== run 1 ==
// alu
module alu(OPA, OPB, CIN,INP_VALID, CLK, RST, CMD, CE, MODE, COUT, OFLOW, RES, G, E, L, ERR);
Size: roughly 1300 cells after synthesis, about 44 flip-flops, ~49 I/O pins.
Settings: LEC_CHECK=0, CAP_MARGIN=20, CORE_MARGIN=2, CORE_UTILIZATION=64, SLEW_MARGIN=20; clock period 3.45 ns.
run.sh (not shown) runs the stock make flow with config.mk's settings and CLKGATE_MAP_FILE=.
In the summary table, run 1 is marked failed, with error GRT-0116 raised in global routing.
Setup changes, run 1 to run 2
- an added MAX_ROUTING_LAYER of met4
- an added SETUP_SLACK_MARGIN of 1.0
- a change of CORE_UTILIZATION from 64 to 40
- an added CTS_CLUSTER_SIZE of 98
- a change of the clock period (ns, I/O delays scaled along) from 3.45 to 8.0
Results
- Having completed the whole flow, run 2 delivered a layout that passed the timing, DRC and antenna checks.
- The higher placement-stage worst setup slack came out of run 2.
- Between run 2 and run 1, the summed standard-cell area reported by yosys does not differ in any meaningful way.
- Compare run 2 and run 1 | post-CTS repair timing setup buffer count higher: run 1
- Count of instances resized after the clock tree is built ends up lower on run 2.
- The die of run 2 is larger than the one used in run 1.
- Higher fraction of the core area occupied by cells at floorplan goes to run 1 over run 2.
- Sum of net half-perimeters after detailed placement (run 2 over run 1): decrease, 3500 µm
> inputs changed (run 2 -> run 3)
- removing MAX_ROUTING_LAYER (formerly met4)
- changing SETUP_SLACK_MARGIN from 1.0 to -0.72
- changing CTS_CLUSTER_SIZE from 98 to 100
- changing CORE_UTILIZATION from 40 to 59
- setting CTS_CLUSTER_DIAMETER to 394 for the first time
## What came out
Delta (run 3 minus run 2): combined global-route utilization of all metal layers +12 points; finished layout cell area -2.0%; clock insertion delay at the later pin of the skew report ~0 delta.
No stage failed in run 3, and the final checks on the layout all came back clean.
On shortest period the worst path allows, the lower figure sits with run 2, not run 3.
Compared to run 2, run 3 shows a narrower setup margin.
When run 3 is set beside run 2, its synthesis-to-finish area growth turns out to be 2.2 points smaller.
Lower global routing usage on met1 was reported by run 2, not run 3.
Run 3 ends up with lower post-route non-filler standard cell count than run 2 does.
In the reports for run 3 and run 2, the smaller share of the core filled with cells in the final layout belongs to run 2.

== oak ==
The RTL this note starts from:
==> flow/design.v <==
module alu(OPA, OPB, CIN,INP_VALID, CLK, RST, CMD, CE, MODE, COUT, OFLOW, RES, G, E, L, ERR);
    input ['d8-1:0] OPA, OPB;
    input CLK, RST, CE, MODE, CIN;
    input [1:0] INP_VALID;
    input ['d4-1:0] CMD;
    output reg ['d16-1:0] RES;
    output reg COUT;
    output reg OFLOW;
    output reg G;
    output reg E;
    output reg L;
    output reg ERR;
    reg ['d16-1:0] RES_next;
    reg COUT_next, OFLOW_next, G_next, E_next, L_next, ERR_next;
    reg ['d16-1:0] res_t;
    reg cout_t, oflow_t, g_t, e_t, l_t, err_t;
    always @(posedge CLK or posedge RST) begin
        if (RST) begin
            RES <= {'d16{1'b0}};
            COUT <= 1'b0;
            OFLOW <= 1'b0;
            G <= 1'b0;
            E <= 1'b0;
            L <= 1'b0;
            ERR <= 1'b0;
        end
        else begin
                RES <= RES_next;
                COUT <= COUT_next;
                OFLOW <= OFLOW_next;
                G <= G_next;
                E <= E_next;
                L <= L_next;
                ERR <= ERR_next;
        end
    end
    always @(posedge CLK) begin
        res_t = {'d16{1'b0}};
        cout_t = 1'b0;
        oflow_t = 1'b0;
        g_t = 1'b0;
        e_t = 1'b0;
        l_t = 1'b0;
        err_t = 1'b0;
        if (CE) begin
            if (MODE) begin
                case (CMD)
                   'd0: begin
                        if (INP_VALID == 'b11) begin
                            res_t = OPA+ OPB;
                            cout_t = res_t[8]; 
                        end
                   end
                   'd1: begin
                        if (INP_VALID == 'b11) begin
                            oflow_t = (OPA < OPB);
                            res_t = OPA - OPB;
                        end
                   end
                   'd2: begin
                        if (INP_VALID == 'b11) begin
                            res_t = OPA + OPB + CIN;
                            cout_t = res_t[8];
                        end
                   end
                   'd3: begin
                        if (INP_VALID == 'b11) begin
                            oflow_t = (OPA < (OPB + CIN));
                            res_t = OPA - OPB - CIN;
                        end
                   end
                   'd4:  begin
                        if (INP_VALID[0] == 'b1) begin
                            res_t = OPA + 1;
                        end
                   end
                   'd5: begin
                        if (INP_VALID[0] == 'b1) begin
                            res_t = OPA - 1;
                            if (OPA == {'d8{1'b0}}) oflow_t = 1;
                        end
                   end
                   'd6: begin
                        if (INP_VALID[1] == 'b1) begin
                            res_t = OPB + 1;
                        end
                   end
                   'd7: begin
                        if (INP_VALID[1] == 'b1) begin
                            res_t = OPB - 1;
                            if (OPB == {'d8{1'b0}}) oflow_t = 1;
                        end
                   end
                   'd8: begin
                        if (INP_VALID == 'b11) begin
                            if (OPA == OPB) begin
                                e_t = 1'b1;
                                g_t = 1'b0;
                                l_t = 1'b0;
                            end
                            else if (OPA > OPB) begin
                                e_t = 1'b0;
                                g_t = 1'b1;
                                l_t = 1'b0;
                            end
                            else begin
                                e_t = 1'b0;
                                g_t = 1'b0;
                                l_t = 1'b1;
                            end
                        end
                   end
                   'd9: begin
                        if (INP_VALID == 'b11) begin
                            res_t = (OPA + 1) * (OPB + 1);
                        end
                   end
                   'd10: begin
                        if (INP_VALID == 'b11) begin
                            res_t = (OPA << 1) * (OPB);
                        end
                   end
                   'd11: begin
                        if (INP_VALID == 'b11) begin
                            res_t = $signed(OPA) + $signed(OPB);
                            oflow_t =((OPA[7] == OPB[7]) && (res_t[7] != OPA[7]));
                            cout_t = res_t[8];
                            if ($signed(res_t) < 0) l_t = 1'b1;
                            else if ($signed(res_t) > 0) g_t = 1'b1;
                            else e_t = 1'b1;
                        end
                   end
                   'd12: begin
                        if (INP_VALID == 'b11) begin
                            res_t = $signed(OPA) - $signed(OPB);
                            oflow_t = ((OPA[7] != OPB[7]) && (res_t[7] != OPA[7]));
                            cout_t = res_t[8];
                            if ($signed(res_t) < 0) l_t = 1'b1;
                            else if ($signed(res_t) > 0) g_t = 1'b1;
                            else e_t = 1'b1;
                        end
                   end
                   default:;
               endcase
            end
            else begin
                case (CMD)
                    'd0:begin
                        if (INP_VALID == 'b11) res_t = {1'b0, OPA & OPB};
                    end
                    'd1:begin
                        if (INP_VALID == 'b11) res_t = {1'b0, ~(OPA & OPB)};
                    end
                    'd2:begin
                        if (INP_VALID == 'b11)res_t = {1'b0, OPA | OPB};
                    end
                    'd3:begin
                        if (INP_VALID == 'b11)res_t = {1'b0, ~(OPA | OPB)};
                    end
                    'd4:begin
                        if (INP_VALID == 'b11) res_t = {1'b0, OPA ^ OPB};
                    end
                    'd5:begin
                        if (INP_VALID == 'b11) res_t = {1'b0, ~(OPA ^ OPB)};
                    end
                    'd6:begin
                        if (INP_VALID[0] == 'b1)
                            res_t = ~OPA &{'d8 {1'b1}};
                    end
                    'd7:begin
                        if (INP_VALID[1] == 'b1)
                            res_t =  ~OPB&{'d8{1'b1}};
                    end
                    'd8:begin
                        if (INP_VALID[0] == 'b1)
                            res_t = (OPA >> 1) &{'d8{1'b1}} ;
                    end
                    'd9:begin
                        if (INP_VALID[0] == 'b1)
                            res_t = (OPA << 1)&{'d8{1'b1}};
                    end
                    'd10:begin
                        if (INP_VALID[1] == 'b1)
                            res_t = (OPB >> 1)&{'d8{1'b1}};
                    end
                    'd11:begin
                        if (INP_VALID[1] == 'b1)
                            res_t = (OPB << 1)&{'d8{1'b1}};
                    end
                    'd12:begin
                        if (INP_VALID == 'b11) begin
                            if (!(|OPB['d8-1:'d2+1])) begin
                                res_t = ((OPA <<  OPB['d2:0]) | (OPA >> ('d8 -  OPB['d2:0])))&{'d8{1'b1}};
                            end
                            else err_t = 1'b1;
                        end
                    end
                    'd13:begin
                        if (INP_VALID == 'b11) begin
                            if (!(|OPB['d8-1:'d2+1])) begin
                                res_t = ((OPA >> OPB['d2:0]) | (OPA << ('d8 - OPB['d2:0]))) &{'d8{1'b1}};
                            end
                            else err_t = 1'b1;
                        end
                    end
                    default: ;
                endcase
            end
            if(!(MODE == 1 && (CMD == 'd10 || CMD == 'd9 || CMD == 'd12 || CMD == 'd11)))
                res_t = res_t & {'d8{1'b1}};
        end
        RES_next <= res_t;
        COUT_next <= cout_t;
        OFLOW_next <= oflow_t;
        G_next <= g_t;
        E_next <= e_t;
        L_next <= l_t;
        ERR_next <= err_t;
    end
endmodule
Settings: LEC_CHECK=0, ABC_AREA=1, CAP_MARGIN=20, CORE_ASPECT_RATIO=0.56, CORE_MARGIN=10, CORE_UTILIZATION=60, CTS_CLUSTER_DIAMETER=267, CTS_CLUSTER_SIZE=80, GPL_ROUTABILITY_DRIVEN=0, GPL_TIMING_DRIVEN=0, MAX_ROUTING_LAYER=met5, MIN_ROUTING_LAYER=met1, PLACE_DENSITY_LB_ADDON=0.08, SETUP_SLACK_MARGIN=0.17, SLEW_MARGIN=20, TNS_END_PERCENT=30; clock period 8.51 ns.
#### Input delta (pine over oak)
- swapping 60 for 66 in CORE_UTILIZATION
- clearing CTS_CLUSTER_DIAMETER, which used to be 267
- swapping 10 for 2 in CORE_MARGIN
- clearing ABC_AREA, which used to be 1
- clearing GPL_ROUTABILITY_DRIVEN, which used to be 0
- swapping 0.17 for -0.34 in SETUP_SLACK_MARGIN
- clearing TNS_END_PERCENT, which used to be 30
- clearing MAX_ROUTING_LAYER, which used to be met5
- clearing GPL_TIMING_DRIVEN, which used to be 0
- clearing MIN_ROUTING_LAYER, which used to be met1
- swapping 80 for 74 in CTS_CLUSTER_SIZE
- clearing CORE_ASPECT_RATIO, which used to be 0.56
- clearing PLACE_DENSITY_LB_ADDON, which used to be 0.08
- swapping 8.51 for 5.63 in the clock period (ns, I/O delays scaled along)
==> results <==
pine ran in full, but the layout does not pass; the checks complain about negative setup slack.
oak -> pine: area taken by multi-input logic gates increased by a few percent
oak → pine: critical path depth has decreased, total power has increased, setup slack has decreased, DRC violation count after routing has remained practically unchanged.
The highest metal layer used by the detailed router comes out met5 in one run and met4 in the other, namely in oak and pine respectively.
Sequential share of layout area: oak and pine compared, higher one is oak
pine ends up with a overall track demand over capacity in global routing that is 14 points higher than in oak.
Synthesized cell count sits lower in pine than in oak.
For final hold slack, oak and pine come out practically identical.
pine drops fewer vias than oak.
> inputs changed (pine -> birch)
- CORE_UTILIZATION: 66 -> 40
- SETUP_SLACK_MARGIN: -0.34 -> unset
- CTS_CLUSTER_SIZE: 74 -> unset
- the clock period (ns, I/O delays scaled along): 5.63 -> 7.41
--- outcome ---
birch: flow completed, timing, DRC and antenna clean. [flow] pine | stages: complete | final checks: fail | reason: negative setup slack. Compared with pine, in birch post-placement worst setup slack grew by 1.17 ns; total power draw decreased by 1.3 mW relative to the old numbers; cell area dropped about 7%; number of non-filler instances in the completed layout went up. met2 capacity usage during global routing is lower on birch. On birch: summed negative setup slack over all endpoints is 1.08 ns higher than what pine gave.
Inputs modified between birch and maple:
- changing CORE_UTILIZATION from 40 to 71
- setting PLACE_DENSITY to 0.65 for the first time
- setting HOLD_SLACK_MARGIN to -0.09 for the first time
- changing the clock period (ns, I/O delays scaled along) from 7.41 to 6.58
maple: complete, dirty (negative setup slack)
Detailed-route wire length per cell (higher): maple
What maple reported for cell count has to be multiplied by 1.06 to get the figure for birch.
Compared to birch, maple was floorplanned on a smaller die.
Setup slack in maple is smaller than in birch.
Looking at area of all placed cells without fillers, maple sits 370 um2 higher than birch does.
Final clock skew delta (maple − birch): favourable
The following lists how cedar was set up differently from maple:
- CORE_UTILIZATION: 71 -> 72
- PLACE_DENSITY: 0.65 -> unset
- HOLD_SLACK_MARGIN: -0.09 -> unset
- SETUP_SLACK_MARGIN: unset -> 0.28
- ABC_AREA: unset -> 1
- the clock period (ns, I/O delays scaled along): 6.58 -> 3.45
Results
The flow ended early for cedar: it failed with a tool error in 4_1_cts. Compared with maple, in cedar number of distinct library cell variants in the gate-level netlist after synthesis now sits lower, synthesized cell count has increased, share of synthesized area spent on multiplexers lost 3.6 points. A dominant non-sequential cell family after synthesis of adder cells is what maple shows, while simple AND/OR/NAND/NOR gates belongs to cedar. Looking at count of instantiated cells in the yosys netlist across maple and cedar, the one that comes out lower is maple. maple has a lower synthesized chip area reported by yosys than cedar.
Power figures rest on the tool's default switching activity, not on a simulated workload.
